## design/flow/design.v

```verilog
module SUBWAY(
    clk,
    rst_n,
    in_valid,
    init,
    in0,
    in1,
    in2,
    in3,
    out_valid,
    out
);
input clk, rst_n;
input in_valid;
input [1:0] init;
input [1:0] in0, in1, in2, in3; 
output reg       out_valid;
output reg [1:0] out;
parameter s_idle = 2'd0;
parameter s_input = 2'd1;
parameter s_cul = 2'd2;
parameter s_output = 2'd3;
genvar NN;
genvar MM;
integer i;
integer j;
parameter IDX = 9;
reg [1:0]current_state;
reg [1:0]next_state;
reg [1:0]init_pos;
reg [5:0]cnt;
reg [1:0]is_road;
reg [1:0] reg_dif;
reg [1:0]move;
wire UorD;
reg reg_UorD;
wire [1:0]dif1;
wire [1:0]dif2;
wire [1:0]dif;
reg [1:0] next_dif;
reg [1:0]next_pos;
reg [1:0]cur_pos;
reg [1:0] next_step[2:0];
wire [1:0]in_wire[3:0];
reg [1:0]in_a[IDX:0];
reg [1:0]in_b[IDX:0];
reg [1:0]in_c[IDX:0];
reg [1:0]in_d[IDX:0];
reg [1:0]out_pipe[54:0];
reg [1:0]road;
always@(posedge clk or negedge rst_n)begin
	if(!rst_n)
        current_state <= s_idle;
    else
        current_state <= next_state;
end
always@(*)begin
	case(current_state)
		s_idle: if(in_valid) next_state = s_input;
				else next_state = s_idle;
		s_input:if (cnt == 6'd7) next_state = s_cul;
				else next_state = s_input;
		s_cul:	if (cnt == 6'd62) next_state = s_output;
				else next_state = s_cul;				
		s_output: if (cnt == 6'd63) next_state = s_idle;
				else next_state = s_output;
		default: next_state = current_state;
	endcase 
end
always @(posedge clk or negedge rst_n) begin
    if(!rst_n)begin
		init_pos <= 2'd0;
    end   
    else
		case(current_state)
			s_idle: if(in_valid)begin
				init_pos <= init;
			end
			default: init_pos <= init_pos;
		endcase
end
always@(posedge clk or negedge rst_n)begin
	if(!rst_n)
        cnt <= 6'b0;
    else
		case(current_state)
			s_idle: cnt <= 6'd0;
			s_input: cnt <= cnt+6'd1;
			s_cul: if(cnt == 6'd62 ) cnt <= 6'd0;
					else cnt <= cnt+6'd1;
			s_output: if(cnt == 6'd63) cnt <= 6'd0;
					else cnt <= cnt+6'd1;
			default: cnt <= cnt;
		endcase
end
always@(posedge clk or negedge rst_n)begin
	if(!rst_n)
        out_valid <= 1'b0;
    else
		case(current_state)
			s_idle: out_valid <= 1'd0;
			s_input: out_valid <= 1'd0;
			s_output: 
				if(cnt == 6'd63) out_valid <= 1'd0;
				else   out_valid <= 1'd1;
			default: out_valid <= 1'd0;
		endcase
end
assign UorD = (cur_pos < road)?1'd0: 1'd1;  
assign dif1 = (cur_pos < road)?road: cur_pos;  
assign dif2 = (cur_pos < road)?cur_pos: road;
assign dif = dif1 - dif2;
always @(posedge clk or negedge rst_n) begin
	if(!rst_n)begin
        reg_UorD <= 2'd0;
    end 
	else begin
		reg_UorD <= UorD;
	end
end
always@(*)begin
	case(cur_pos)
	2'd0: begin
		next_step[0] = 2'b11;
		next_step[1] = in_a[1];
		next_step[2] = in_b[1];
	end
	2'd1: begin
		next_step[0] = in_a[1];
		next_step[1] = in_b[1];
		next_step[2] = in_c[1];
	end
	2'd2: begin
		next_step[0] = in_b[1];
		next_step[1] = in_c[1];
		next_step[2] = in_d[1];
	end
	2'd3: begin
		next_step[0] = in_c[1];
		next_step[1] = in_d[1];
		next_step[2] = 2'b11;
	end
	default: begin
		next_step[0] = in_c[1];
		next_step[1] = in_d[1];
		next_step[2] = 2'b11;
	end
	endcase
end
always@(*)begin
	if (dif != 2'd0) begin
		case(reg_UorD)
		1'd0: 
			case(next_step[2])
			2'd0: move = 2'b01;
			2'd1,
			2'd2,
			2'd3: 
				case(next_step[1])
				2'd0,
				2'd2: move = 2'd0;
				2'd1: move = 2'b11;
				default: move = 2'b0;
				endcase
			default: move = 2'b0;
			endcase
		1'd1: 
			case(next_step[0])
			2'd0: move = 2'b10;
			2'd1,
			2'd2,
			2'd3: 
				case(next_step[1])
				2'd0,
				2'd2: move = 2'd0;
				2'd1: move = 2'b11;
				default: move = 2'b0;
				endcase
			default: move = 2'b0;
			endcase
		default: move = 2'b0;
		endcase
	end
	else begin
		case(next_step[1])
		2'd0,
		2'd2: move = 2'd00;
		2'd1: move = 2'b11;
		default: move = 2'd0;  
		endcase
	end
end
always@(*)begin
	case(cur_pos)
	2'd0:begin
		case (move) 
		2'd1:
			next_pos = 2'd1;
		default:
			next_pos = 2'd0;
		endcase
	end 
	2'd1:begin
		case (move) 
		2'd1:
			next_pos = 2'd2;
		2'd2:
			next_pos = 2'd0;
		default:
			next_pos = 2'd1;
		endcase
	end
	2'd2:begin
		case (move) 
		2'd1:
			next_pos = 2'd3;
		2'd2:
			next_pos = 2'd1;
		default:
			next_pos = 2'd2;
		endcase
	end
	2'd3:begin
		case (move) 
		2'd2:
			next_pos = 2'd2;
		default:
			next_pos = 2'd3;
		endcase
	end
	default:next_pos = cur_pos;
	endcase
end
always@(*)begin
	if (in_b[8] == 2'd0)begin
		is_road = 2'd1;
	end
	else if (in_c[8] == 2'd0)begin
		is_road = 2'd2;
	end
	else if (in_a[8] == 2'd0)begin
		is_road = 2'd0;
	end
	else if (in_d[8] == 2'd0)begin
		is_road = 2'd3;
	end
	else begin
		is_road = 2'd1;
	end
end
always@(posedge clk)begin
	if(!rst_n)begin
        road <= 2'd0;
    end 
	else begin
		case(cnt[2:0])
		3'd0: 
			road <= is_road;
		default: road <= road;
		endcase
	end
end
always @(posedge clk or negedge rst_n) begin
	if(!rst_n)begin
        cur_pos <= 2'd0;
    end 
	else begin
		case(current_state)
		s_idle: cur_pos <= 2'd0;
		s_input: cur_pos <= init_pos;
		s_cul,
		s_output: cur_pos <= next_pos;
		default: cur_pos <= cur_pos;
		endcase
	end
end
always @(posedge clk or negedge rst_n) begin
	if(!rst_n)begin
        out <= 2'd0;
    end 
	else begin
		case(current_state)
		s_idle: out <= 2'd0;
		s_input: out <= 2'd0;
		s_output: 
			if(cnt == 6'd63) out <= 2'd0;
			else out <= out_pipe[0]; 
		default: out <= 2'd0;
		endcase
	end
end
always @(posedge clk or negedge rst_n) begin
	if(!rst_n)begin
		for (i=0; i<55; i=i+1)begin
			out_pipe[i]<=2'd0; 
		end
    end 
	else begin
		case(current_state)
		s_idle: begin
			for (i=0; i<55; i=i+1)begin
				out_pipe[i]<=2'd0; 
			end
		end
		s_output,
		s_cul: begin
			out_pipe[54] <= move;
			for (i=0; i<54; i=i+1)begin
				out_pipe[i]<=out_pipe[i+1]; 
			end
		end
		default: begin
			for (i=0; i<55; i=i+1)begin
				out_pipe[i]<=2'd0; 
			end
		end
		endcase
	end
end
always @(posedge clk or negedge rst_n) begin
    if(!rst_n)begin
        for (i = 0; i<IDX; i=i+1)begin
			in_a[i]<=2'd0;
		end
    end   
    else
		case(current_state)
			s_idle: if(in_valid)begin
						in_a[IDX-1]<=in0;
						for (i = 0; i<IDX-1; i=i+1)begin
							in_a[i]<=in_a[i+1];
						end
					end
					else begin 
						for (i = 0; i<IDX; i=i+1)begin
							in_a[i]<=in_a[i];
						end
					end
			s_input,
			s_cul:if(in_valid)begin
						in_a[IDX-1]<=in0;
						for (i = 0; i<IDX-1; i=i+1)begin
							in_a[i]<=in_a[i+1];
						end
					end
					else begin 
						for (i = 0; i<IDX; i=i+1)begin
							in_a[i]<=in_a[i];
						end
					end
			s_output:begin
				if(in_valid)begin
					in_a[IDX-1]<= in0;
				end
				else begin
					in_a[IDX-1]<= 2'd0;
				end
				for (i = 0; i<IDX-1; i=i+1)begin
					in_a[i]<=in_a[i+1];
				end
			end
			default: begin 
						for (i = 0; i<IDX; i=i+1)begin
							in_a[i]<=in_a[i];
						end
					end
		endcase
end
always @(posedge clk or negedge rst_n) begin
    if(!rst_n)begin
        for (i = 0; i<IDX; i=i+1)begin
			in_b[i]<=2'd0;
		end
    end   
    else
		case(current_state)
			s_idle: if(in_valid)begin
						in_b[IDX-1]<=in1;
						for (i = 0; i<IDX-1; i=i+1)begin
							in_b[i]<=in_b[i+1];
						end
					end
					else begin 
						for (i = 0; i<IDX; i=i+1)begin
							in_b[i]<=in_b[i];
						end
					end
			s_input,
			s_cul:if(in_valid)begin
						in_b[IDX-1]<=in1;
						for (i = 0; i<IDX-1; i=i+1)begin
							in_b[i]<=in_b[i+1];
						end
					end
					else begin 
						for (i = 0; i<IDX; i=i+1)begin
							in_b[i]<=in_b[i];
						end
					end
			s_output:begin
				if(in_valid)begin
					in_b[IDX-1]<= in1;
				end
				else begin
					in_b[IDX-1]<= 2'd0;
				end
				for (i = 0; i<IDX-1; i=i+1)begin
					in_b[i]<=in_b[i+1];
				end
			end
			default: begin 
						for (i = 0; i<IDX; i=i+1)begin
							in_b[i]<=in_b[i];
						end
					end
		endcase
end
always @(posedge clk or negedge rst_n) begin
    if(!rst_n)begin
        for (i = 0; i<IDX; i=i+1)begin
			in_c[i]<=2'd0;
		end
    end   
    else
		case(current_state)
			s_idle: if(in_valid)begin
						in_c[IDX-1]<=in2;
						for (i = 0; i<IDX-1; i=i+1)begin
							in_c[i]<=in_c[i+1];
						end
					end
					else begin 
						for (i = 0; i<IDX; i=i+1)begin
							in_c[i]<=in_c[i];
						end
					end
			s_input,
			s_cul:if(in_valid)begin
						in_c[IDX-1]<=in2;
						for (i = 0; i<IDX-1; i=i+1)begin
							in_c[i]<=in_c[i+1];
						end
					end
					else begin 
						for (i = 0; i<IDX; i=i+1)begin
							in_c[i]<=in_c[i];
						end
					end
			s_output:begin
				if(in_valid)begin
					in_c[IDX-1]<= in2;
				end
				else begin
					in_c[IDX-1]<= 2'd0;
				end
				for (i = 0; i<IDX-1; i=i+1)begin
					in_c[i]<=in_c[i+1];
				end
			end
			default: begin 
						for (i = 0; i<IDX; i=i+1)begin
							in_c[i]<=in_c[i];
						end
					end
		endcase
end
always @(posedge clk or negedge rst_n) begin
    if(!rst_n)begin
        for (i = 0; i<IDX; i=i+1)begin
			in_d[i]<=2'd0;
		end
    end   
    else
		case(current_state)
			s_idle: if(in_valid)begin
						in_d[IDX-1]<=in3;
						for (i = 0; i<IDX-1; i=i+1)begin
							in_d[i]<=in_d[i+1];
						end
					end
					else begin 
						for (i = 0; i<IDX; i=i+1)begin
							in_d[i]<=in_d[i];
						end
					end
			s_input,
			s_cul:if(in_valid)begin
						in_d[IDX-1]<=in3;
						for (i = 0; i<IDX-1; i=i+1)begin
							in_d[i]<=in_d[i+1];
						end
					end
					else begin 
						for (i = 0; i<IDX; i=i+1)begin
							in_d[i]<=in_d[i];
						end
					end
			s_output:begin
				if(in_valid)begin
					in_d[IDX-1]<= in3;
				end
				else begin
					in_d[IDX-1]<= 2'd0;
				end
				for (i = 0; i<IDX-1; i=i+1)begin
					in_d[i]<=in_d[i+1];
				end
			end
			default: begin 
						for (i = 0; i<IDX; i=i+1)begin
							in_d[i]<=in_d[i];
						end
					end
		endcase
end
endmodule
```

## design/flow/run.sh

```bash
#!/bin/bash
# the make line also repeats each setting of config.mk as NAME=value (left out here)
make -C /OpenROAD-flow-scripts/flow DESIGN_CONFIG=/design/flow/config.mk WORK_HOME=/design/flow/orfs CLKGATE_MAP_FILE= finish
```

## design/flow/config.mk

```make
export PLATFORM = sky130hd
export DESIGN_NAME = SUBWAY
export DESIGN_NICKNAME = SUBWAY
export VERILOG_FILES = /design/flow/design.v
export SDC_FILE = /design/flow/constraint.sdc
export NUM_CORES = 4
export LEC_CHECK = 0
export ABC_AREA = 0
export CAP_MARGIN = 20
export CORE_MARGIN = 2
export CORE_UTILIZATION = 72
export CTS_CLUSTER_DIAMETER = 374
export CTS_CLUSTER_SIZE = 99
export PLACE_DENSITY = 0.38
export SETUP_SLACK_MARGIN = -0.06
export SLEW_MARGIN = 20
export TNS_END_PERCENT = 70
```

## design/flow/constraint.sdc

```tcl
create_clock -name core_clock -period 1.25 [get_ports {clk}]
set_input_delay 0.2500 -clock core_clock [delete_from_list [all_inputs] [get_ports {clk}]]
set_output_delay 0.2500 -clock core_clock [all_outputs]
set_load 0.01 [all_outputs]
```

==> results of run 1 <==
## stage by stage
step	TNS [ns]	util	setup WS (ns)	cells	hold slack, ns
4_1_cts	-18.62	0.9211	-0.8960	714	0.2462
2_1_floorplan	-14.47	-	-0.8442	498	-0.04559
3_5_place_dp	-25.52	0.8014	-1.027	660	0.3282
3_3_place_gp	-23.75	0.8014	-0.9151	660	0.3192
## what timing repair did
action                                  in CTS
endpoints found under the setup margin      68
hold buffers                                 1
endpoints found under the hold margin      192
resized                                     71
buffers inserted                            12
pin swaps                                    8
gates cloned                                10
==> impl_results.html, run 1 <==
<p>Metrics extracted from the flow reports.</p>
<table>
<tr><th>Metric</th><th>Value</th></tr>
<tr><th colspan="2">Place</th></tr>
<tr><td>Final HPWL DP</td><td>roughly 7 mm</td></tr>
<tr><td>Post-place instance area</td><td>~7700 um^2</td></tr>
<tr><td>Number of buffers inserted by port buffering</td><td>15</td></tr>
<tr><td>Final weighted congestion in routability-driven placement</td><td>about 0.80</td></tr>
<tr><th colspan="2">Logic synthesis</th></tr>
<tr><td>Most frequently used flop master after synthesis</td><td>dfrtp_1</td></tr>
<tr><td>Largest area contributor in the netlist</td><td>dfrtp_1</td></tr>
<tr><td>Share of cell area taken by muxes after synthesis</td><td>0.09776</td></tr>
<tr><td>Yosys cell count</td><td>roughly 500</td></tr>
<tr><td>Adder and majority cell fraction of the synthesized area</td><td>0.01246</td></tr>
<tr><td>Synth Net Count</td><td>approximately 520</td></tr>
<tr><td>Most used standard cells in the synthesized netlist</td><td>191 x dfrtp_1, 113 x nor2b_1, 49 x mux2_2</td></tr>
<tr><td>Chip area line of the yosys report</td><td>around 7000 um^2</td></tr>
<tr><td>XOR Share, Synth</td><td>0.004986</td></tr>
<tr><td>Yosys top cell area share</td><td>0.6802</td></tr>
<tr><td>Fraction of the yosys area taken by sequential cells</td><td>0.6896</td></tr>
<tr><td>Average size of a mapped cell</td><td>between 10 and 15 um^2</td></tr>
<tr><td>Post-synth cell types</td><td>~48</td></tr>
<tr><td>Proportion of synthesized flip-flops having asynchronous set or reset</td><td>0.9897</td></tr>
<tr><td>Count of library flops with an enable pin</td><td>0</td></tr>
<tr><td>Main logic family</td><td>simple AND/OR/NAND/NOR gates</td></tr>
<tr><td>Cell with the most instances after synthesis</td><td>dfrtp_1</td></tr>
<tr><td>Area of the mapped netlist</td><td>approximately 7000 um^2</td></tr>
<tr><td>And+or+nand+nor area frac</td><td>0.1416</td></tr>
<tr><td>Ys flops</td><td>194</td></tr>
<tr><td>And-or/or-and share of the synthesized area</td><td>0.03063</td></tr>
<tr><td>Main area contributors after synthesis</td><td>dfrtp_1 68%, nor2b_1 10%, mux2_2 7.9%</td></tr>
<tr><td>Post-synthesis cell count</td><td>~500</td></tr>
<tr><td>Yosys warnings</td><td>7</td></tr>
<tr><th colspan="2">Outcome</th></tr>
<tr><td>Fail Step</td><td>global routing</td></tr>
<tr><td>Result of the run</td><td>did not finish</td></tr>
<tr><th colspan="2">Clock network</th></tr>
<tr><td>Sink Count</td><td>between 150 and 200</td></tr>
<tr><td>Root cell of the clock tree</td><td>clkbuf_8</td></tr>
<tr><td>Depth of the CTS H-tree</td><td>4</td></tr>
<tr><td>Max clock buf depth</td><td>2</td></tr>
<tr><td>Clock buffers created by TritonCTS</td><td>17</td></tr>
<tr><th colspan="2">Floorplan</th></tr>
<tr><td>Cell Rows</td><td>36</td></tr>
<tr><td>Chip width</td><td>between 100 and 150 um</td></tr>
<tr><td>Chip Area</td><td>~11000 um^2</td></tr>
<tr><td>Starting utilization of the core area</td><td>0.7290</td></tr>
<tr><td>Floorplan die height</td><td>slightly above 100 um</td></tr>
<tr><td>Core area</td><td>9639 um^2</td></tr>
<tr><td>Ports</td><td>16</td></tr>
</table>
==> run 2, diff against run 1 <==
Settings changed: ABC_AREA 0 to 1, CAP_MARGIN 20 to 5, CORE_ASPECT_RATIO set to 0.91, CTS_CLUSTER_DIAMETER 374 to 359, CTS_CLUSTER_SIZE 99 to 41, HOLD_SLACK_MARGIN set to 0.14, MAX_ROUTING_LAYER set to met5, PLACE_DENSITY 0.38 to unset, SETUP_SLACK_MARGIN -0.06 to -0.07, TNS_END_PERCENT 70 to 50.
Clock period 1.25 ns to 0.963 ns, I/O delays scaled along.
==> impl_results.html, run 2 <==
<p>Metrics extracted from the flow reports.</p>
<table>
<tr><th>Metric</th><th>Value</th></tr>
<tr><th colspan="2">Logic synthesis</th></tr>
<tr><td>Yosys cell count</td><td>742 (+49%)</td></tr>
<tr><td>Adder and majority cell fraction of the synthesized area</td><td>0.01211 (-0.0003578)</td></tr>
<tr><td>Fraction of the yosys area taken by sequential cells</td><td>0.6698 (-0.01980)</td></tr>
<tr><td>Most used standard cells in the synthesized netlist</td><td>191 x dfrtp_1, 170 x inv_1, 158 x nor2_1</td></tr>
<tr><td>XOR Share, Synth</td><td>0.001211 (-0.003775)</td></tr>
<tr><td>Post-synthesis cell count</td><td>742 (+49%)</td></tr>
<tr><td>Area of the mapped netlist</td><td>7234 um^2 (+3.0%)</td></tr>
<tr><td>Synth Net Count</td><td>762 (+47%)</td></tr>
<tr><td>Post-synth cell types</td><td>30 (-38%)</td></tr>
<tr><td>And+or+nand+nor area frac</td><td>0.1366 (-0.004929)</td></tr>
<tr><td>Yosys top cell area share</td><td>0.6607 (-0.01953)</td></tr>
<tr><td>Most frequently used flop master after synthesis</td><td>dfrtp_1</td></tr>
<tr><td>Yosys warnings</td><td>7 (unchanged)</td></tr>
<tr><td>Ys flops</td><td>194 (unchanged)</td></tr>
<tr><td>Cell with the most instances after synthesis</td><td>dfrtp_1</td></tr>
<tr><td>Main area contributors after synthesis</td><td>dfrtp_1 66%, inv_1 8.8%, nor2_1 8.2%</td></tr>
<tr><td>Proportion of synthesized flip-flops having asynchronous set or reset</td><td>0.9897 (unchanged)</td></tr>
<tr><td>Share of cell area taken by muxes after synthesis</td><td>0.003113 (-0.09464)</td></tr>
<tr><td>Count of library flops with an enable pin</td><td>0 (unchanged)</td></tr>
<tr><td>And-or/or-and share of the synthesized area</td><td>0.06416 (+0.03354)</td></tr>
<tr><td>Main logic family</td><td>simple AND/OR/NAND/NOR gates</td></tr>
<tr><td>Largest area contributor in the netlist</td><td>dfrtp_1</td></tr>
<tr><td>Average size of a mapped cell</td><td>9.750 um^2 (-31%)</td></tr>
<tr><td>Chip area line of the yosys report</td><td>7234 um^2 (+3.0%)</td></tr>
<tr><th colspan="2">Floorplan</th></tr>
<tr><td>Starting utilization of the core area</td><td>0.7492 (+0.02019)</td></tr>
<tr><td>Chip Area</td><td>10870 um^2 (+2.8%)</td></tr>
<tr><td>Floorplan die height</td><td>99.62 um (-3.1%)</td></tr>
<tr><td>Ports</td><td>16 (unchanged)</td></tr>
<tr><td>Chip width</td><td>109.1 um (+6.1%)</td></tr>
<tr><td>Cell Rows</td><td>34 (-5.6%)</td></tr>
<tr><td>Core area</td><td>9657 um^2 (+0.18%)</td></tr>
<tr><th colspan="2">Outcome</th></tr>
<tr><td>Fail Step</td><td>clock tree synthesis</td></tr>
<tr><td>Error text reported by the tool</td><td>[ERROR DPL-0038] Utilization greater than 100%, impossible to legalize</td></tr>
<tr><td>Result of the run</td><td>did not finish</td></tr>
<tr><th colspan="2">Place</th></tr>
<tr><td>Final HPWL DP</td><td>8.477 mm (+20%)</td></tr>
<tr><td>Number of buffers inserted by port buffering</td><td>15 (unchanged)</td></tr>
<tr><td>Final weighted congestion in routability-driven placement</td><td>0.9075 (+14%)</td></tr>
</table>
run 2: metrics by stage:
step	std cells	instance area (um^2)	TNS (ns)	setup slack [ns]
detailed placement	907	8023	-61.08	-0.9943
global placement	907	8023	-57.25	-0.9335
floorplan	742	7423	-30.74	-0.8977
==> run 3, diff against run 2 <==
Settings changed: CAP_MARGIN 5 to 35, CTS_CLUSTER_DIAMETER 359 to 51, CTS_CLUSTER_SIZE 41 to 72, HOLD_SLACK_MARGIN 0.14 to 0.3, PLACE_DENSITY set to 0.42, SETUP_SLACK_MARGIN -0.07 to 0.33.
Clock period 0.963 ns to 1.29 ns, I/O delays scaled along.
==> impl_results.html, run 3 <==
<p>Metrics extracted from the flow reports.</p>
<table>
<tr><th>Metric</th><th>Value</th></tr>
<tr><th colspan="2">Logic synthesis</th></tr>
<tr><td>And+or+nand+nor area frac</td><td>0.1366 (unchanged)</td></tr>
<tr><td>And-or/or-and share of the synthesized area</td><td>0.06416 (unchanged)</td></tr>
<tr><td>Ys flops</td><td>194 (unchanged)</td></tr>
<tr><td>Synth Net Count</td><td>762 (unchanged)</td></tr>
<tr><td>Share of cell area taken by muxes after synthesis</td><td>0.003113 (unchanged)</td></tr>
<tr><td>Post-synth cell types</td><td>30 (unchanged)</td></tr>
<tr><td>Adder and majority cell fraction of the synthesized area</td><td>0.01211 (unchanged)</td></tr>
<tr><td>Average size of a mapped cell</td><td>9.750 um^2 (unchanged)</td></tr>
<tr><td>Cell with the most instances after synthesis</td><td>dfrtp_1</td></tr>
<tr><td>Most used standard cells in the synthesized netlist</td><td>191 x dfrtp_1, 170 x inv_1, 158 x nor2_1</td></tr>
<tr><td>Count of library flops with an enable pin</td><td>0 (unchanged)</td></tr>
<tr><td>Yosys cell count</td><td>742 (unchanged)</td></tr>
<tr><td>Yosys warnings</td><td>7 (unchanged)</td></tr>
<tr><td>Main area contributors after synthesis</td><td>dfrtp_1 66%, inv_1 8.8%, nor2_1 8.2%</td></tr>
<tr><td>Yosys top cell area share</td><td>0.6607 (unchanged)</td></tr>
<tr><td>Area of the mapped netlist</td><td>7234 um^2 (unchanged)</td></tr>
<tr><td>Post-synthesis cell count</td><td>742 (unchanged)</td></tr>
<tr><td>Most frequently used flop master after synthesis</td><td>dfrtp_1</td></tr>
<tr><td>Main logic family</td><td>simple AND/OR/NAND/NOR gates</td></tr>
<tr><td>Chip area line of the yosys report</td><td>7234 um^2 (unchanged)</td></tr>
<tr><td>Largest area contributor in the netlist</td><td>dfrtp_1</td></tr>
<tr><td>Fraction of the yosys area taken by sequential cells</td><td>0.6698 (unchanged)</td></tr>
<tr><td>XOR Share, Synth</td><td>0.001211 (unchanged)</td></tr>
<tr><td>Proportion of synthesized flip-flops having asynchronous set or reset</td><td>0.9897 (unchanged)</td></tr>
<tr><th colspan="2">Floorplan</th></tr>
<tr><td>Starting utilization of the core area</td><td>0.7492 (unchanged)</td></tr>
<tr><td>Cell Rows</td><td>34 (unchanged)</td></tr>
<tr><td>Core area</td><td>9657 um^2 (unchanged)</td></tr>
<tr><td>Chip Area</td><td>10870 um^2 (unchanged)</td></tr>
<tr><td>Floorplan die height</td><td>99.62 um (unchanged)</td></tr>
<tr><td>Ports</td><td>16 (unchanged)</td></tr>
<tr><td>Chip width</td><td>109.1 um (unchanged)</td></tr>
<tr><th colspan="2">Place</th></tr>
<tr><td>Final HPWL DP</td><td>7.855 mm (-7.3%)</td></tr>
<tr><td>Number of buffers inserted by port buffering</td><td>15 (unchanged)</td></tr>
<tr><td>Final weighted congestion in routability-driven placement</td><td>0.8825 (-2.8%)</td></tr>
<tr><td>Inst Count DP</td><td>894 (-1.4%)</td></tr>
<tr><th colspan="2">Outcome</th></tr>
<tr><td>Result of the run</td><td>did not finish</td></tr>
<tr><td>Fail Step</td><td>clock tree synthesis</td></tr>
<tr><td>Error text reported by the tool</td><td>[ERROR DPL-0038] Utilization greater than 100%, impossible to legalize</td></tr>
</table>
run 3: stage by stage:
stage	area (um^2)	hold slack (ns)	utilization	setup slack [ns]	TNS, ns
3_3_place_gp	7925	0.1074	0.8207	-0.6040	-11.07
3_5_place_dp	7925	0.1090	0.8207	-0.6866	-13.39
2_1_floorplan	7446	-0.03759	-	-0.5707	-1.043
==> run 4, diff against run 3 <==
Settings changed: CORE_UTILIZATION 72 to 21, CTS_CLUSTER_DIAMETER 51 to 173, CTS_CLUSTER_SIZE 72 to 98, HOLD_SLACK_MARGIN 0.3 to 0.27, PLACE_DENSITY 0.42 to 0.35, SETUP_SLACK_MARGIN 0.33 to -0.18.
Clock period 1.29 ns to 1.78 ns, I/O delays scaled along.
==> impl_results.html, run 4 <==
<p>Metrics extracted from the flow reports.</p>
<table>
<tr><th>Metric</th><th>Value</th></tr>
<tr><th colspan="2">Setup path</th></tr>
<tr><td>FF-to-FF Start</td><td>cur_pos[0]</td></tr>
<tr><td>CP cell instances</td><td>inv_4, ha_4, nand2_2, nor3b_4, nand3_2, nand2_2, nand2_4, ha_4, nand2_1, o21ai_1, o21ai_1, o21ai_1, o21ai_1</td></tr>
<tr><td>Count of buffer and inverter cells on the critical path</td><td>1</td></tr>
<tr><td>Max stage delay cell, worst path</td><td>dfrtp_1</td></tr>
<tr><td>Type of the worst setup path</td><td>reg2reg</td></tr>
<tr><td>R2R depth</td><td>13</td></tr>
<tr><td>Data required time of the worst path</td><td>approximately 2.1 ns</td></tr>
<tr><td>Startpoint Class</td><td>register</td></tr>
<tr><td>Sort of element at the end of the critical path</td><td>register</td></tr>
<tr><td>Worst stage delay on the critical path</td><td>around 0.41 ns</td></tr>
<tr><td>Critical Path Most Common Cell</td><td>o21ai_1</td></tr>
<tr><td>Stages on worst setup path</td><td>13</td></tr>
<tr><td>Largest driver fanout on the critical path</td><td>3</td></tr>
<tr><td>Worst R2R End</td><td>cur_pos[0]</td></tr>
<tr><td>Critical path startpoint</td><td>cur_pos[0]</td></tr>
<tr><td>CP Data Arrival Time</td><td>between 2 and 2.5 ns</td></tr>
<tr><td>Cell family with the largest share of critical-path delay</td><td>simple AND/OR/NAND/NOR gates</td></tr>
<tr><td>Setup crit end</td><td>cur_pos[0]</td></tr>
<tr><td>Reg2reg setup slack</td><td>-0.09 ns</td></tr>
<tr><th colspan="2">Final timing</th></tr>
<tr><td>Clock period minus final worst setup slack</td><td>about 1.9 ns</td></tr>
<tr><td>Final Cycle Share</td><td>1.053</td></tr>
<tr><td>Final Hold Fails</td><td>0</td></tr>
<tr><td>Maximum clock frequency</td><td>0.5333 GHz</td></tr>
<tr><td>Final count of pins violating max slew</td><td>0</td></tr>
<tr><td>Post-route clock skew</td><td>0.008671 ns</td></tr>
<tr><td>RSZ-0062 raised after global routing</td><td>true</td></tr>
<tr><td>Total setup violations reported at the end of the flow</td><td>2</td></tr>
<tr><td>Remaining max-slew budget at the tightest pin</td><td>0.6638</td></tr>
<tr><td>Least-Margin Pin Slew</td><td>0.5042 ns</td></tr>
<tr><td>Post-route setup slack</td><td>-0.09495 ns</td></tr>
<tr><th colspan="2">Logic synthesis</th></tr>
<tr><td>And+or+nand+nor area frac</td><td>0.1366 (unchanged)</td></tr>
<tr><td>Post-synth cell types</td><td>30 (unchanged)</td></tr>
<tr><td>Post-synthesis cell count</td><td>742 (unchanged)</td></tr>
<tr><td>Yosys top cell area share</td><td>0.6607 (unchanged)</td></tr>
<tr><td>Yosys warnings</td><td>7 (unchanged)</td></tr>
<tr><td>Average size of a mapped cell</td><td>9.750 um^2 (unchanged)</td></tr>
<tr><td>XOR Share, Synth</td><td>0.001211 (unchanged)</td></tr>
<tr><td>Synth Net Count</td><td>762 (unchanged)</td></tr>
<tr><td>Yosys cell count</td><td>742 (unchanged)</td></tr>
<tr><td>Ys flops</td><td>194 (unchanged)</td></tr>
<tr><td>Area of the mapped netlist</td><td>7234 um^2 (unchanged)</td></tr>
<tr><td>Most used standard cells in the synthesized netlist</td><td>191 x dfrtp_1, 170 x inv_1, 158 x nor2_1</td></tr>
<tr><td>Chip area line of the yosys report</td><td>7234 um^2 (unchanged)</td></tr>
<tr><td>Cell with the most instances after synthesis</td><td>dfrtp_1</td></tr>
<tr><td>Fraction of the yosys area taken by sequential cells</td><td>0.6698 (unchanged)</td></tr>
<tr><td>Count of library flops with an enable pin</td><td>0 (unchanged)</td></tr>
<tr><td>Largest area contributor in the netlist</td><td>dfrtp_1</td></tr>
<tr><td>And-or/or-and share of the synthesized area</td><td>0.06416 (unchanged)</td></tr>
<tr><td>Main logic family</td><td>simple AND/OR/NAND/NOR gates</td></tr>
<tr><td>Main area contributors after synthesis</td><td>dfrtp_1 66%, inv_1 8.8%, nor2_1 8.2%</td></tr>
<tr><td>Most frequently used flop master after synthesis</td><td>dfrtp_1</td></tr>
<tr><td>Share of cell area taken by muxes after synthesis</td><td>0.003113 (unchanged)</td></tr>
<tr><td>Proportion of synthesized flip-flops having asynchronous set or reset</td><td>0.9897 (unchanged)</td></tr>
<tr><td>Adder and majority cell fraction of the synthesized area</td><td>0.01211 (unchanged)</td></tr>
<tr><th colspan="2">Job</th></tr>
<tr><td>Number of warnings in the stage logs</td><td>30</td></tr>
<tr><td>Total of max-cap violations</td><td>0</td></tr>
<tr><th colspan="2">Layout</th></tr>
<tr><td>Layout Area Growth over Synthesis</td><td>22.45%</td></tr>
<tr><td># fillers</td><td>about 3700</td></tr>
<tr><td>Number of non-filler instances in the completed layout</td><td>about 1300</td></tr>
<tr><td>Final core occ</td><td>0.2621</td></tr>
<tr><td>Final cell area excluding filler cells</td><td>roughly 8900 um^2</td></tr>
<tr><td>Post-layout net count</td><td>roughly 800</td></tr>
<tr><th colspan="2">Clock network</th></tr>
<tr><td>Root cell of the clock tree</td><td>clkbuf_16</td></tr>
<tr><td>Sink Count</td><td>between 150 and 200</td></tr>
<tr><td>Clock buffers created by TritonCTS</td><td>17</td></tr>
<tr><td>Max clock buf depth</td><td>2</td></tr>
<tr><td>Clock-pin slew reported for the worst setup and hold paths after clock tree synthesis</td><td>approximately 0.070 ns</td></tr>
<tr><td>Depth of the CTS H-tree</td><td>4</td></tr>
<tr><td>TritonCTS clock tree</td><td>yes</td></tr>
<tr><td>Clock Latency Late Sink</td><td>0.44 ns</td></tr>
<tr><th colspan="2">Pwr</th></tr>
<tr><td>Power share of the combinational group</td><td>0.179</td></tr>
<tr><td>PD cells</td><td>about 1300 nW/um^2</td></tr>
<tr><td>Pint</td><td>between 0.008 and 0.009 W</td></tr>
<tr><td>Share of power burned in the clock network</td><td>0.336</td></tr>
<tr><td>Power attributed to sequential cells</td><td>between 0.005 and 0.006 W</td></tr>
<tr><td>Net switching power of the design</td><td>between 0.003 and 0.004 W</td></tr>
<tr><td>Portion of total power attributed to sequential cells</td><td>0.485</td></tr>
<tr><td>Maximum VDD drop</td><td>around 0.64 mV</td></tr>
<tr><td>Power in combinational cells</td><td>0.00212 W</td></tr>
<tr><td>Static Leakage</td><td>between 4 and 5 nW</td></tr>
<tr><td>Largest power group</td><td>registers</td></tr>
<tr><td>Switching power as a share of total power</td><td>0.2730</td></tr>
<tr><td>Clk. pwr</td><td>0.00398 W</td></tr>
<tr><th colspan="2">Route</th></tr>
<tr><td>Total via count after detailed routing</td><td>4400</td></tr>
<tr><td>Residual antenna-violating net count after detailed routing</td><td>0</td></tr>
<tr><td>First-pass iteration count of the detailed router</td><td>4</td></tr>
<tr><td>Via density per instance</td><td>around 3.5</td></tr>
<tr><td>Antenna diode count</td><td>0</td></tr>
<tr><td>Average detailed-routed wire length per instance</td><td>a little under 10 um</td></tr>
<tr><td>Routed WL</td><td>12.45 mm</td></tr>
<tr><td>DRC</td><td>0</td></tr>
<tr><td>Number of DRC markers in iteration 0</td><td>roughly 160</td></tr>
<tr><th colspan="2">Global routing</th></tr>
<tr><td>Global-route congestion overflow total</td><td>0</td></tr>
<tr><td>Pin count of the biggest net entering global routing</td><td>slightly below 90</td></tr>
<tr><td>Antenna violations before repair</td><td>0</td></tr>
<tr><td>Total GRT Usage</td><td>0.07669</td></tr>
<tr><td>Number of global-route vias before repair</td><td>roughly 4400</td></tr>
<tr><td>First-pass GRT wire length</td><td>21.86 mm</td></tr>
<tr><th colspan="2">Floorplan</th></tr>
<tr><td>Ports</td><td>16 (unchanged)</td></tr>
<tr><td>Floorplan die height</td><td>181.1 um (+82%)</td></tr>
<tr><td>Chip Area</td><td>35950 um^2 (+230%)</td></tr>
<tr><td>Starting utilization of the core area</td><td>0.2141 (-0.5351)</td></tr>
<tr><td>Cell Rows</td><td>64 (+88%)</td></tr>
<tr><td>Core area</td><td>33790 um^2 (+250%)</td></tr>
<tr><td>Chip width</td><td>198.6 um (+82%)</td></tr>
<tr><th colspan="2">Place</th></tr>
<tr><td>Place WS</td><td>-0.2573 ns (+0.4293 ns)</td></tr>
<tr><td>Inst Count DP</td><td>1217 (+36%)</td></tr>
<tr><td>Final HPWL DP</td><td>7.525 mm (-4.2%)</td></tr>
<tr><td>Number of buffers inserted by port buffering</td><td>15 (unchanged)</td></tr>
<tr><td>Final weighted congestion in routability-driven placement</td><td>0.7483 (-15%)</td></tr>
<tr><td>Post-place instance area</td><td>8127 um^2 (+2.5%)</td></tr>
<tr><th colspan="2">Hold path</th></tr>
<tr><td>Class of the tightest hold or removal check</td><td>in2async</td></tr>
<tr><th colspan="2">Outcome</th></tr>
<tr><td>Result of the run</td><td>failed layout checks</td></tr>
<tr><td>Failed layout checks</td><td>negative setup slack</td></tr>
</table>
[run 4: final cells by class]
cell class / instances / area [um^2] / share of cell area
Clock buffer: 21 / 460.4 / 0.05198
Clock inverter: 11 / 140.1 / 0.01582
Inverter: 172 / 648.1 / 0.07316
Multi-Input combinational cell: 348 / 1673 / 0.1888
Sequential cell: 194 / 4846 / 0.5470
Tap cell: 462 / 578.1 / 0.06525
Timing Repair Buffer: 46 / 513.0 / 0.05791
[run 4: through the flow]
stage | total power (W) | TNS [ns] | hold WS, ns
after global routing | 0.01269 | -0.5136 | 0.3553
after global placement | 0.007720 | -0.7555 | 0.2593
after CTS | 0.01193 | -1.252 | 0.3438
final | 0.01184 | -0.1812 | 0.3589
after detailed placement | 0.007701 | -0.7045 | 0.2565
after floorplan | 0.007118 | -0.2052 | 0.06041
[run 4: timing repair]
| item | CTS | global route |
|---|---|---|
| setup endpoints to repair | 2 | 2 |
| pin swaps | 5 | 10 |
| setup buffers | 2 | 1 |
| gates resized | 7 | 13 |
| endpoints found under the hold margin | 191 | 0 |
| hold buffers | 1 | 0 |
[run 4: per-layer routing]
layer | global-route usage | up-vias | wire [um]
met5 | 0 | - | 0
met2 | 0.1039 | 29 | 5099
met4 | 0.03672 | 0 | 248
li1 | - | 2268 | -
met1 | 0.1089 | 2085 | 6732
met3 | 0.02464 | 18 | 365
==> run 5, diff against run 4 <==
Settings changed: CAP_MARGIN 35 to 20, CORE_ASPECT_RATIO 0.91 to unset, CORE_UTILIZATION 21 to 72, CTS_CLUSTER_DIAMETER 173 to 194, CTS_CLUSTER_SIZE 98 to unset, HOLD_SLACK_MARGIN 0.27 to unset, MAX_ROUTING_LAYER met5 to unset, PLACE_DENSITY 0.35 to unset, SETUP_SLACK_MARGIN -0.18 to unset, TNS_END_PERCENT 50 to unset.
Clock period 1.78 ns to 1.36 ns, I/O delays scaled along.
==> impl_results.html, run 5 <==
<p>Metrics extracted from the flow reports.</p>
<table>
<tr><th>Metric</th><th>Value</th></tr>
<tr><th colspan="2">Outcome</th></tr>
<tr><td>Result of the run</td><td>failed layout checks</td></tr>
<tr><td>Failed layout checks</td><td>negative setup slack</td></tr>
<tr><th colspan="2">Floorplan</th></tr>
<tr><td>Chip Area</td><td>10870 um^2 (-70%)</td></tr>
<tr><td>Chip width</td><td>104.2 um (-48%)</td></tr>
<tr><td>Core area</td><td>9774 um^2 (-71%)</td></tr>
<tr><td>Ports</td><td>16 (unchanged)</td></tr>
<tr><td>Starting utilization of the core area</td><td>0.7401 (+0.5261)</td></tr>
<tr><td>Cell Rows</td><td>36 (-44%)</td></tr>
<tr><td>Floorplan die height</td><td>104.2 um (-42%)</td></tr>
<tr><th colspan="2">Logic synthesis</th></tr>
<tr><td>Proportion of synthesized flip-flops having asynchronous set or reset</td><td>0.9897 (unchanged)</td></tr>
<tr><td>Area of the mapped netlist</td><td>7234 um^2 (unchanged)</td></tr>
<tr><td>Synth Net Count</td><td>762 (unchanged)</td></tr>
<tr><td>Chip area line of the yosys report</td><td>7234 um^2 (unchanged)</td></tr>
<tr><td>Post-synthesis cell count</td><td>742 (unchanged)</td></tr>
<tr><td>Yosys cell count</td><td>742 (unchanged)</td></tr>
<tr><td>Share of cell area taken by muxes after synthesis</td><td>0.003113 (unchanged)</td></tr>
<tr><td>Average size of a mapped cell</td><td>9.750 um^2 (unchanged)</td></tr>
<tr><td>And+or+nand+nor area frac</td><td>0.1366 (unchanged)</td></tr>
<tr><td>Yosys top cell area share</td><td>0.6607 (unchanged)</td></tr>
<tr><td>Adder and majority cell fraction of the synthesized area</td><td>0.01211 (unchanged)</td></tr>
<tr><td>Fraction of the yosys area taken by sequential cells</td><td>0.6698 (unchanged)</td></tr>
<tr><td>Main area contributors after synthesis</td><td>dfrtp_1 66%, inv_1 8.8%, nor2_1 8.2%</td></tr>
<tr><td>Count of library flops with an enable pin</td><td>0 (unchanged)</td></tr>
<tr><td>Ys flops</td><td>194 (unchanged)</td></tr>
<tr><td>Most frequently used flop master after synthesis</td><td>dfrtp_1</td></tr>
<tr><td>Largest area contributor in the netlist</td><td>dfrtp_1</td></tr>
<tr><td>Cell with the most instances after synthesis</td><td>dfrtp_1</td></tr>
<tr><td>Main logic family</td><td>simple AND/OR/NAND/NOR gates</td></tr>
<tr><td>XOR Share, Synth</td><td>0.001211 (unchanged)</td></tr>
<tr><td>Post-synth cell types</td><td>30 (unchanged)</td></tr>
<tr><td>And-or/or-and share of the synthesized area</td><td>0.06416 (unchanged)</td></tr>
<tr><td>Most used standard cells in the synthesized netlist</td><td>191 x dfrtp_1, 170 x inv_1, 158 x nor2_1</td></tr>
<tr><td>Yosys warnings</td><td>7 (unchanged)</td></tr>
<tr><th colspan="2">Pwr</th></tr>
<tr><td>Largest power group</td><td>registers</td></tr>
<tr><td>Maximum VDD drop</td><td>1.205 mV (+88%)</td></tr>
<tr><td>Pint</td><td>0.01153 W (+34%)</td></tr>
<tr><td>Share of power burned in the clock network</td><td>0.312 (-0.024)</td></tr>
<tr><td>Static Leakage</td><td>4.388 nW (+1.7%)</td></tr>
<tr><td>Clk. pwr</td><td>0.00510 W (+28%)</td></tr>
<tr><td>Net switching power of the design</td><td>0.004815 W (+49%)</td></tr>
<tr><td>Power in combinational cells</td><td>0.00352 W (+66%)</td></tr>
<tr><td>Switching power as a share of total power</td><td>0.2946 (+0.02159)</td></tr>
<tr><td>Total power consumption of the routed design</td><td>0.01634 W (+38%)</td></tr>
<tr><td>Power share of the combinational group</td><td>0.215 (+0.036)</td></tr>
<tr><td>Portion of total power attributed to sequential cells</td><td>0.472 (-0.013)</td></tr>
<tr><td>Power attributed to sequential cells</td><td>0.00772 W (+34%)</td></tr>
<tr><td>PD cells</td><td>1887 nW/um^2 (+41%)</td></tr>
<tr><th colspan="2">Job</th></tr>
<tr><td>Total of max-cap violations</td><td>0 (unchanged)</td></tr>
<tr><td>Number of warnings in the stage logs</td><td>34 (+13%)</td></tr>
<tr><th colspan="2">Route</th></tr>
<tr><td>Total via count after detailed routing</td><td>4953 (+13%)</td></tr>
<tr><td>Average detailed-routed wire length per instance</td><td>16.91 um (+70%)</td></tr>
<tr><td>First-pass iteration count of the detailed router</td><td>6 (+2)</td></tr>
<tr><td>Via density per instance</td><td>5.286 (+51%)</td></tr>
<tr><td>Routed WL</td><td>15.84 mm (+27%)</td></tr>
<tr><td>Residual antenna-violating net count after detailed routing</td><td>0 (unchanged)</td></tr>
<tr><td>Number of DRC markers in iteration 0</td><td>359 (+120%)</td></tr>
<tr><td>DRC</td><td>0 (unchanged)</td></tr>
<tr><td>Antenna diode count</td><td>0 (unchanged)</td></tr>
<tr><th colspan="2">Setup path</th></tr>
<tr><td>CP cell instances</td><td>clkinv_4, ha_4, nand2_2, nor3b_2, nand3_1, nand2_1, nand2_2, ha_4, nand2_2, o21ai_1, o21ai_1, o21ai_1, o21ai_1</td></tr>
<tr><td>FF-to-FF Start</td><td>cur_pos[0]</td></tr>
<tr><td>Data required time of the worst path</td><td>1.80 ns (-0.31 ns)</td></tr>
<tr><td>Sort of element at the end of the critical path</td><td>register</td></tr>
<tr><td>Startpoint Class</td><td>register</td></tr>
<tr><td>Max stage delay cell, worst path</td><td>dfrtp_2</td></tr>
<tr><td>Critical path startpoint</td><td>cur_pos[0]</td></tr>
<tr><td>Largest driver fanout on the critical path</td><td>2 (-1)</td></tr>
<tr><td>Critical Path Most Common Cell</td><td>o21ai_1</td></tr>
<tr><td>Type of the worst setup path</td><td>reg2reg</td></tr>
<tr><td>Reg2reg setup slack</td><td>-0.75 ns (-0.65 ns)</td></tr>
<tr><td>Stages on worst setup path</td><td>13 (unchanged)</td></tr>
<tr><td>Worst R2R End</td><td>cur_pos[0]</td></tr>
<tr><td>Worst stage delay on the critical path</td><td>0.40 ns (about the same)</td></tr>
<tr><td>CP Data Arrival Time</td><td>2.55 ns (+0.35 ns)</td></tr>
<tr><td>R2R depth</td><td>13 (unchanged)</td></tr>
<tr><td>Count of buffer and inverter cells on the critical path</td><td>1 (unchanged)</td></tr>
<tr><td>Setup crit end</td><td>cur_pos[0]</td></tr>
<tr><td>Cell family with the largest share of critical-path delay</td><td>simple AND/OR/NAND/NOR gates</td></tr>
<tr><th colspan="2">Final timing</th></tr>
<tr><td>Final Hold Fails</td><td>0 (unchanged)</td></tr>
<tr><td>Remaining max-slew budget at the tightest pin</td><td>0.6726 (+0.008714)</td></tr>
<tr><td>Final count of pins violating max slew</td><td>0 (unchanged)</td></tr>
<tr><td>Clock period minus final worst setup slack</td><td>2.107 ns (+0.2324 ns)</td></tr>
<tr><td>Post-route clock skew</td><td>0.01105 ns (+0.002377 ns)</td></tr>
<tr><td>Worst Hold Slack</td><td>0.1498 ns (-0.2091 ns)</td></tr>
<tr><td>Total setup violations reported at the end of the flow</td><td>8 (+6)</td></tr>
<tr><td>RSZ-0062 raised after global routing</td><td>true</td></tr>
<tr><td>Final Cycle Share</td><td>1.550 (+0.4962)</td></tr>
<tr><td>Maximum clock frequency</td><td>0.4745 GHz (-11%)</td></tr>
<tr><td>Least-Margin Pin Slew</td><td>0.4912 ns (-0.01307 ns)</td></tr>
<tr><td>Post-route setup slack</td><td>-0.7473 ns (-0.6524 ns)</td></tr>
<tr><th colspan="2">Clock network</th></tr>
<tr><td>Depth of the CTS H-tree</td><td>4 (unchanged)</td></tr>
<tr><td>Sink Count</td><td>194 (unchanged)</td></tr>
<tr><td>TritonCTS clock tree</td><td>yes</td></tr>
<tr><td>Clock Latency Late Sink</td><td>0.55 ns (+0.11 ns)</td></tr>
<tr><td>Root cell of the clock tree</td><td>clkbuf_8</td></tr>
<tr><td>Clock buffers created by TritonCTS</td><td>17 (unchanged)</td></tr>
<tr><td>Clock-pin slew reported for the worst setup and hold paths after clock tree synthesis</td><td>0.08 ns (about the same)</td></tr>
<tr><td>Max clock buf depth</td><td>2 (unchanged)</td></tr>
<tr><th colspan="2">Layout</th></tr>
<tr><td>Post-layout net count</td><td>811 (+1.5%)</td></tr>
<tr><td>Layout Area Growth over Synthesis</td><td>19.73%</td></tr>
<tr><td>Final cell area excluding filler cells</td><td>8662 um^2 (-2.2%)</td></tr>
<tr><th colspan="2">Global routing</th></tr>
<tr><td>First-pass GRT wire length</td><td>24.04 mm (+10%)</td></tr>
<tr><td>Global-route congestion overflow total</td><td>0 (unchanged)</td></tr>
<tr><td>Pin count of the biggest net entering global routing</td><td>85 (-4.5%)</td></tr>
<tr><td>Total GRT Usage</td><td>0.2916 (+0.2149)</td></tr>
<tr><td>Antenna violations before repair</td><td>0 (unchanged)</td></tr>
<tr><td>Number of global-route vias before repair</td><td>5109 (+17%)</td></tr>
<tr><th colspan="2">Hold path</th></tr>
<tr><td>Class of the tightest hold or removal check</td><td>in2async</td></tr>
<tr><th colspan="2">Place</th></tr>
<tr><td>Final HPWL DP</td><td>8.148 mm (+8.3%)</td></tr>
<tr><td>Number of buffers inserted by port buffering</td><td>15 (unchanged)</td></tr>
<tr><td>Post-place instance area</td><td>7762 um^2 (-4.5%)</td></tr>
<tr><td>Final weighted congestion in routability-driven placement</td><td>0.8827 (+18%)</td></tr>
</table>
## run 5: final cells by class
class	count	area (um^2)
Clock inverter	11	150.1
Sequential cell	194	4850
Inverter	172	653.1
Clock buffer	21	459.2
Multi-Input combinational cell	348	1753
Tap cell	133	166.4
Fill cell	385	1112
Timing Repair Buffer	58	630.6
## run 5: metrics by stage
| step | util | setup TNS (ns) | cells | worst slack (ns) |
|---|---|---|---|---|
| after detailed placement | 0.7942 | -8.665 | 895 | -0.6203 |
| after global routing | 0.8862 | -4.416 | 937 | -0.8829 |
| final | 0.8862 | -2.190 | 937 | -0.7473 |
| after CTS | 0.8625 | -1.450 | 931 | -0.5747 |
| after floorplan | - | -0.8430 | 742 | -0.5007 |
| after global placement | 0.7942 | -6.721 | 895 | -0.5475 |
## run 5: timing repair
action / in CTS / in global routing
hold endpoints to repair: 191 / 0
setup endpoints to repair: 77 / 49
resized: 22 / 41
pin swaps: 8 / 19
hold buffers: 1 / 0
setup buffers: 3 / 3
cloned: 0 / 3
## run 5: routing by layer
metal,track usage,vias to the layer above,routed length (um)
li1,-,2294,-
met1,0.3628,2468,6332
met2,0.4915,135,8337
met3,0.07143,56,598
met4,0.1284,0,573
met5,0,-,0
==> run 6, diff against run 5 <==
Settings changed: ABC_AREA 1 to unset, CAP_MARGIN 20 to 5, CORE_UTILIZATION 72 to 71, CTS_CLUSTER_DIAMETER 194 to unset, GPL_ROUTABILITY_DRIVEN set to 0, GPL_TIMING_DRIVEN set to 0, MAX_ROUTING_LAYER set to met5, MIN_ROUTING_LAYER set to met1, SETUP_SLACK_MARGIN set to -0.01.
Clock period 1.36 ns to 2.2 ns, I/O delays scaled along.
==> impl_results.html, run 6 <==
<p>Metrics extracted from the flow reports.</p>
<table>
<tr><th>Metric</th><th>Value</th></tr>
<tr><th colspan="2">Logic synthesis</th></tr>
<tr><td>Proportion of synthesized flip-flops having asynchronous set or reset</td><td>0.9897 (unchanged)</td></tr>
<tr><td>Share of cell area taken by muxes after synthesis</td><td>0.09776 (+0.09464)</td></tr>
<tr><td>Count of library flops with an enable pin</td><td>0 (unchanged)</td></tr>
<tr><td>Average size of a mapped cell</td><td>14.11 um^2 (+45%)</td></tr>
<tr><td>Synth Net Count</td><td>518 (-32%)</td></tr>
<tr><td>Yosys top cell area share</td><td>0.6802 (+0.01953)</td></tr>
<tr><td>Most frequently used flop master after synthesis</td><td>dfrtp_1</td></tr>
<tr><td>And-or/or-and share of the synthesized area</td><td>0.03063 (-0.03354)</td></tr>
<tr><td>Fraction of the yosys area taken by sequential cells</td><td>0.6896 (+0.01980)</td></tr>
<tr><td>Adder and majority cell fraction of the synthesized area</td><td>0.01246 (+0.0003578)</td></tr>
<tr><td>Cell with the most instances after synthesis</td><td>dfrtp_1</td></tr>
<tr><td>Main logic family</td><td>simple AND/OR/NAND/NOR gates</td></tr>
<tr><td>Most used standard cells in the synthesized netlist</td><td>191 x dfrtp_1, 113 x nor2b_1, 49 x mux2_2</td></tr>
<tr><td>Largest area contributor in the netlist</td><td>dfrtp_1</td></tr>
<tr><td>Post-synth cell types</td><td>48 (+60%)</td></tr>
<tr><td>Yosys warnings</td><td>7 (unchanged)</td></tr>
<tr><td>XOR Share, Synth</td><td>0.004986 (+0.003775)</td></tr>
<tr><td>And+or+nand+nor area frac</td><td>0.1416 (+0.004929)</td></tr>
<tr><td>Ys flops</td><td>194 (unchanged)</td></tr>
<tr><td>Post-synthesis cell count</td><td>498 (-33%)</td></tr>
<tr><td>Yosys cell count</td><td>498 (-33%)</td></tr>
<tr><td>Chip area line of the yosys report</td><td>7027 um^2 (-2.9%)</td></tr>
<tr><td>Area of the mapped netlist</td><td>7027 um^2 (-2.9%)</td></tr>
<tr><td>Main area contributors after synthesis</td><td>dfrtp_1 68%, nor2b_1 10%, mux2_2 7.9%</td></tr>
<tr><th colspan="2">Route</th></tr>
<tr><td>DRC</td><td>0 (unchanged)</td></tr>
<tr><td>Residual antenna-violating net count after detailed routing</td><td>0 (unchanged)</td></tr>
<tr><td>Via density per instance</td><td>5.468 (+3.4%)</td></tr>
<tr><td>Number of DRC markers in iteration 0</td><td>129 (-64%)</td></tr>
<tr><td>Routed WL</td><td>13.09 mm (-17%)</td></tr>
<tr><td>Average detailed-routed wire length per instance</td><td>18.86 um (+12%)</td></tr>
<tr><td>First-pass iteration count of the detailed router</td><td>4 (-2)</td></tr>
<tr><td>Total via count after detailed routing</td><td>3795 (-23%)</td></tr>
<tr><td>Antenna diode count</td><td>0 (unchanged)</td></tr>
<tr><th colspan="2">Pwr</th></tr>
<tr><td>PD cells</td><td>1201 nW/um^2 (-36%)</td></tr>
<tr><td>Pint</td><td>0.007311 W (-37%)</td></tr>
<tr><td>Clk. pwr</td><td>0.00311 W (-39%)</td></tr>
<tr><td>Power attributed to sequential cells</td><td>0.00484 W (-37%)</td></tr>
<tr><td>Maximum VDD drop</td><td>0.8779 mV (-27%)</td></tr>
<tr><td>Largest power group</td><td>registers</td></tr>
<tr><td>Net switching power of the design</td><td>0.002567 W (-47%)</td></tr>
<tr><td>Static Leakage</td><td>3.950 nW (-10%)</td></tr>
<tr><td>Portion of total power attributed to sequential cells</td><td>0.490 (+0.018)</td></tr>
<tr><td>Power in combinational cells</td><td>0.00193 W (-45%)</td></tr>
<tr><td>Share of power burned in the clock network</td><td>0.315 (+0.003)</td></tr>
<tr><td>Power share of the combinational group</td><td>0.196 (-0.019)</td></tr>
<tr><td>Switching power as a share of total power</td><td>0.2599 (-0.03477)</td></tr>
<tr><th colspan="2">Clock network</th></tr>
<tr><td>TritonCTS clock tree</td><td>yes</td></tr>
<tr><td>Depth of the CTS H-tree</td><td>4 (unchanged)</td></tr>
<tr><td>Root cell of the clock tree</td><td>clkbuf_8</td></tr>
<tr><td>Sink Count</td><td>194 (unchanged)</td></tr>
<tr><td>Clock buffers created by TritonCTS</td><td>17 (unchanged)</td></tr>
<tr><td>Clock-pin slew reported for the worst setup and hold paths after clock tree synthesis</td><td>0.07 ns (about the same)</td></tr>
<tr><td>Max clock buf depth</td><td>2 (unchanged)</td></tr>
<tr><td>Clock Latency Late Sink</td><td>0.55 ns (about the same)</td></tr>
<tr><th colspan="2">Final timing</th></tr>
<tr><td>Maximum clock frequency</td><td>0.4228 GHz (-11%)</td></tr>
<tr><td>Post-route setup slack</td><td>-0.1653 ns (+0.5820 ns)</td></tr>
<tr><td>Final count of pins violating max slew</td><td>0 (unchanged)</td></tr>
<tr><td>Final Hold Fails</td><td>0 (unchanged)</td></tr>
<tr><td>Remaining max-slew budget at the tightest pin</td><td>0.5768 (-0.09580)</td></tr>
<tr><td>Total setup violations reported at the end of the flow</td><td>2 (-6)</td></tr>
<tr><td>Post-route clock skew</td><td>0.01078 ns (-0.0002644 ns)</td></tr>
<tr><td>RSZ-0062 raised after global routing</td><td>true</td></tr>
<tr><td>Least-Margin Pin Slew</td><td>0.6349 ns (+0.1437 ns)</td></tr>
<tr><td>Final Cycle Share</td><td>1.075 (-0.4743)</td></tr>
<tr><td>Clock period minus final worst setup slack</td><td>2.365 ns (+0.2580 ns)</td></tr>
<tr><td>Summed negative setup slack over all endpoints</td><td>-0.2685 ns (+1.921 ns)</td></tr>
<tr><th colspan="2">Place</th></tr>
<tr><td>Final HPWL DP</td><td>6.707 mm (-18%)</td></tr>
<tr><td>Number of buffers inserted by port buffering</td><td>15 (unchanged)</td></tr>
<tr><th colspan="2">Floorplan</th></tr>
<tr><td>Cell Rows</td><td>36 (unchanged)</td></tr>
<tr><td>Starting utilization of the core area</td><td>0.7256 (-0.01456)</td></tr>
<tr><td>Floorplan die height</td><td>103.5 um (-0.73%)</td></tr>
<tr><td>Chip width</td><td>103.5 um (-0.73%)</td></tr>
<tr><td>Core area</td><td>9684 um^2 (-0.92%)</td></tr>
<tr><td>Chip Area</td><td>10710 um^2 (-1.5%)</td></tr>
<tr><td>Ports</td><td>16 (unchanged)</td></tr>
<tr><th colspan="2">Setup path</th></tr>
<tr><td>CP Data Arrival Time</td><td>2.78 ns (+0.23 ns)</td></tr>
<tr><td>Worst R2R End</td><td>cur_pos[0]</td></tr>
<tr><td>Type of the worst setup path</td><td>reg2reg</td></tr>
<tr><td>Sort of element at the end of the critical path</td><td>register</td></tr>
<tr><td>R2R depth</td><td>10 (-3)</td></tr>
<tr><td>Cell family with the largest share of critical-path delay</td><td>AND-OR/OR-AND gates</td></tr>
<tr><td>Critical Path Most Common Cell</td><td>buf_6</td></tr>
<tr><td>Setup crit end</td><td>cur_pos[0]</td></tr>
<tr><td>Data required time of the worst path</td><td>2.61 ns (+0.81 ns)</td></tr>
<tr><td>Worst stage delay on the critical path</td><td>0.41 ns (about the same)</td></tr>
<tr><td>Stages on worst setup path</td><td>10 (-3)</td></tr>
<tr><td>FF-to-FF Start</td><td>cur_pos[0]</td></tr>
<tr><td>Startpoint Class</td><td>register</td></tr>
<tr><td>Max stage delay cell, worst path</td><td>nor4b_4</td></tr>
<tr><td>Critical path startpoint</td><td>cur_pos[0]</td></tr>
<tr><td>Largest driver fanout on the critical path</td><td>5 (+3)</td></tr>
<tr><td>CP cell instances</td><td>buf_6, buf_6, nor4b_4, o311a_1, o22ai_4, buf_6, ha_4, mux2_4, a21oi_2, o21ai_1</td></tr>
<tr><td>Reg2reg setup slack</td><td>-0.17 ns (+0.58 ns)</td></tr>
<tr><td>Count of buffer and inverter cells on the critical path</td><td>3 (+2)</td></tr>
<tr><th colspan="2">Global routing</th></tr>
<tr><td>First-pass GRT wire length</td><td>20.78 mm (-14%)</td></tr>
<tr><td>Total GRT Usage</td><td>0.2712 (-0.02037)</td></tr>
<tr><td>Number of global-route vias before repair</td><td>4003 (-22%)</td></tr>
<tr><td>Global-route congestion overflow total</td><td>0 (unchanged)</td></tr>
<tr><td>Antenna violations before repair</td><td>0 (unchanged)</td></tr>
<tr><td>Pin count of the biggest net entering global routing</td><td>106 (+25%)</td></tr>
<tr><th colspan="2">Layout</th></tr>
<tr><td>Post-layout net count</td><td>568 (-30%)</td></tr>
<tr><td>Layout Area Growth over Synthesis</td><td>17.02%</td></tr>
<tr><td>Final core occ</td><td>0.8491 (-0.03711)</td></tr>
<tr><th colspan="2">Job</th></tr>
<tr><td>Number of warnings in the stage logs</td><td>34 (unchanged)</td></tr>
<tr><td>Total of max-cap violations</td><td>0 (unchanged)</td></tr>
<tr><th colspan="2">Hold path</th></tr>
<tr><td>Class of the tightest hold or removal check</td><td>in2reg</td></tr>
<tr><td>Hold endpoint</td><td>in_b[8][0]</td></tr>
<tr><td>Number of instances on the worst hold path</td><td>3</td></tr>
<tr><td>Worst hold path startpoint</td><td>in1[0]</td></tr>
<tr><th colspan="2">Outcome</th></tr>
<tr><td>Result of the run</td><td>failed layout checks</td></tr>
<tr><td>Failed layout checks</td><td>negative setup slack</td></tr>
</table>
==> run 6: repair_timing <==
| item | 4_1_cts | 5_1_grt |
|---|---|---|
| hold buffers | 1 | 0 |
| buffers inserted | 9 | 5 |
| pin swaps | 8 | 5 |
| hold endpoints to repair | 87 | 0 |
| endpoints found under the setup margin | 1 | 2 |
| gates resized | 17 | 9 |
| gates cloned | 0 | 0 |
==> run 6: layout make-up <==
type,count,area (um^2)
Tap cell,133,166.4
Buffer,22,120.1
Sequential cell,194,4847
Inverter,12,47.55
Timing Repair Buffer,31,309.0
Clock inverter,12,153.9
Multi-Input combinational cell,270,2133
Fill cell,433,1461
Clock buffer,20,445.4
==> run 6: metal layers <==
layer,vias up,share of wire,global-route usage
met5,-,0,0
met4,0,0.028,0.1154
met3,27,0.036,0.07124
met2,91,0.52,0.4412
met1,1949,0.42,0.3502
li1,1728,-,-
==> run 6: metrics by stage <==
step | total power (W) | instance area, um^2 | setup slack, ns | instances | hold WS, ns
after CTS | 0.009621 | 8148 | -0.009989 | 689 | 0.4410
after detailed placement | 0.006115 | 7376 | -0.1119 | 647 | 0.4392
after floorplan | 0.005694 | 7027 | 0.04900 | 498 | 0.1444
final | 0.009878 | 8223 | -0.1653 | 694 | 0.4527
after global placement | 0.006006 | 7343 | -6.556 | 646 | 0.4324
after global routing | 0.01031 | 8223 | -0.2020 | 694 | 0.4705
==> run 7, diff against run 6 <==
Settings changed: CAP_MARGIN 5 to 20, CORE_UTILIZATION 71 to 66, GPL_ROUTABILITY_DRIVEN 0 to unset, GPL_TIMING_DRIVEN 0 to unset, MAX_ROUTING_LAYER met5 to met4, MIN_ROUTING_LAYER met1 to unset, SETUP_SLACK_MARGIN -0.01 to unset.
Clock period 2.2 ns to 2.06 ns, I/O delays scaled along.
==> impl_results.html, run 7 <==
<p>Metrics extracted from the flow reports.</p>
<table>
<tr><th>Metric</th><th>Value</th></tr>
<tr><th colspan="2">Outcome</th></tr>
<tr><td>Result of the run</td><td>failed layout checks</td></tr>
<tr><td>Failed layout checks</td><td>negative setup slack</td></tr>
<tr><th colspan="2">Clock network</th></tr>
<tr><td>Sink Count</td><td>194 (unchanged)</td></tr>
<tr><td>Clock Latency Late Sink</td><td>0.53 ns (-0.02 ns)</td></tr>
<tr><td>Clock buffers created by TritonCTS</td><td>17 (unchanged)</td></tr>
<tr><td>TritonCTS clock tree</td><td>yes</td></tr>
<tr><th colspan="2">Setup path</th></tr>
<tr><td>Max stage delay cell, worst path</td><td>mux4_2</td></tr>
<tr><td>Sort of element at the end of the critical path</td><td>register</td></tr>
<tr><td>Cell family with the largest share of critical-path delay</td><td>multiplexers</td></tr>
<tr><td>CP Data Arrival Time</td><td>2.57 ns (-0.21 ns)</td></tr>
<tr><td>Critical path startpoint</td><td>cur_pos[0]</td></tr>
<tr><td>Reg2reg setup slack</td><td>-0.12 ns (+0.04 ns)</td></tr>
<tr><td>Stages on worst setup path</td><td>8 (-2)</td></tr>
<tr><td>Largest driver fanout on the critical path</td><td>6 (+1)</td></tr>
<tr><td>Data required time of the worst path</td><td>2.45 ns (-0.16 ns)</td></tr>
<tr><td>Type of the worst setup path</td><td>reg2reg</td></tr>
<tr><th colspan="2">Floorplan</th></tr>
<tr><td>Floorplan die height</td><td>107.2 um (+3.6%)</td></tr>
<tr><td>Ports</td><td>16 (unchanged)</td></tr>
<tr><td>Chip width</td><td>107.2 um (+3.6%)</td></tr>
<tr><td>Core area</td><td>10320 um^2 (+6.6%)</td></tr>
<tr><th colspan="2">Pwr</th></tr>
<tr><td>Power attributed to sequential cells</td><td>0.00509 W (+5.2%)</td></tr>
<tr><td>Clk. pwr</td><td>0.00283 W (-9.0%)</td></tr>
<tr><td>Power in combinational cells</td><td>0.00167 W (-13%)</td></tr>
<tr><td>Maximum VDD drop</td><td>0.6588 mV (-25%)</td></tr>
<tr><td>Power share of the combinational group</td><td>0.174 (-0.022)</td></tr>
<tr><th colspan="2">Logic synthesis</th></tr>
<tr><td>Average size of a mapped cell</td><td>14.11 um^2 (unchanged)</td></tr>
<tr><td>Post-synth cell types</td><td>48 (unchanged)</td></tr>
<tr><td>Post-synthesis cell count</td><td>498 (unchanged)</td></tr>
<tr><td>Adder and majority cell fraction of the synthesized area</td><td>0.01246 (unchanged)</td></tr>
<tr><td>Chip area line of the yosys report</td><td>7027 um^2 (unchanged)</td></tr>
<tr><td>Main area contributors after synthesis</td><td>dfrtp_1 68%, nor2b_1 10%, mux2_2 7.9%</td></tr>
<tr><th colspan="2">Layout</th></tr>
<tr><td>Final core occ</td><td>0.7759 (-0.07319)</td></tr>
<tr><td>Post-layout net count</td><td>549 (-3.3%)</td></tr>
<tr><td>Layout Area Growth over Synthesis</td><td>14.00%</td></tr>
<tr><td>Number of non-filler instances in the completed layout</td><td>677 (-2.4%)</td></tr>
<tr><th colspan="2">Final timing</th></tr>
<tr><td>Final Cycle Share</td><td>1.059 (-0.01626)</td></tr>
<tr><td>Post-route clock skew</td><td>0.008602 ns (-0.002181 ns)</td></tr>
<tr><td>Maximum clock frequency</td><td>0.4584 GHz (+8.4%)</td></tr>
<tr><td>Total setup violations reported at the end of the flow</td><td>2 (unchanged)</td></tr>
<tr><td>Post-route setup slack</td><td>-0.1213 ns (+0.04401 ns)</td></tr>
<tr><th colspan="2">Route</th></tr>
<tr><td>Via density per instance</td><td>5.207 (-4.8%)</td></tr>
<tr><td>Residual antenna-violating net count after detailed routing</td><td>0 (unchanged)</td></tr>
<tr><td>First-pass iteration count of the detailed router</td><td>4 (unchanged)</td></tr>
<tr><th colspan="2">Global routing</th></tr>
<tr><td>Global-route congestion overflow total</td><td>0 (unchanged)</td></tr>
<tr><td>First-pass GRT wire length</td><td>17.73 mm (-15%)</td></tr>
<tr><td>Total GRT Usage</td><td>0.2093 (-0.06189)</td></tr>
<tr><td>Antenna violations before repair</td><td>0 (unchanged)</td></tr>
<tr><td>Pin count of the biggest net entering global routing</td><td>132 (+25%)</td></tr>
<tr><th colspan="2">Place</th></tr>
<tr><td>Place WS</td><td>-0.1890 ns (-0.07711 ns)</td></tr>
</table>
## run 7: cell type report
type / instances / area (um^2) / share of cell area
Sequential cell: 194 / 4848 / 0.6053
Inverter: 12 / 47.55 / 0.005936
Clock inverter: 5 / 28.78 / 0.003593
Clock buffer: 26 / 478.0 / 0.05967
Tap cell: 136 / 170.2 / 0.02124
Multi-Input combinational cell: 270 / 2103 / 0.2626
Timing Repair Buffer: 34 / 334.1 / 0.04171
## run 7: per-stage QoR
| step | hold slack [ns] | power [W] | instance area (um^2) |
|---|---|---|---|
| floorplan | 0.1164 | 0.006083 | 7027 |
| global placement | 0.2507 | 0.006475 | 7385 |
| detailed placement | 0.2511 | 0.006622 | 7385 |
| CTS | 0.2456 | 0.009605 | 7959 |
| global route | 0.2585 | 0.01013 | 8010 |
| finish | 0.2719 | 0.009598 | 8010 |
## run 7: layer usage
metal	GRT usage	vias to the layer above	wire, um
met1	0.2844	1786	4860
li1	-	1685	-
met4	0.09926	0	136
met5	-	-	0
met2	0.2975	45	4915
met3	0.05775	9	273
## run 7: repair_timing
item | CTS | global route
endpoints found under the hold margin | 14 | 0
endpoints found under the setup margin | 2 | 2
hold buffers | 1 | 0
pin swaps | 2 | 6
resized | 6 | 8
buffers inserted | 3 | 1
Power and IR drop assume default switching activity.
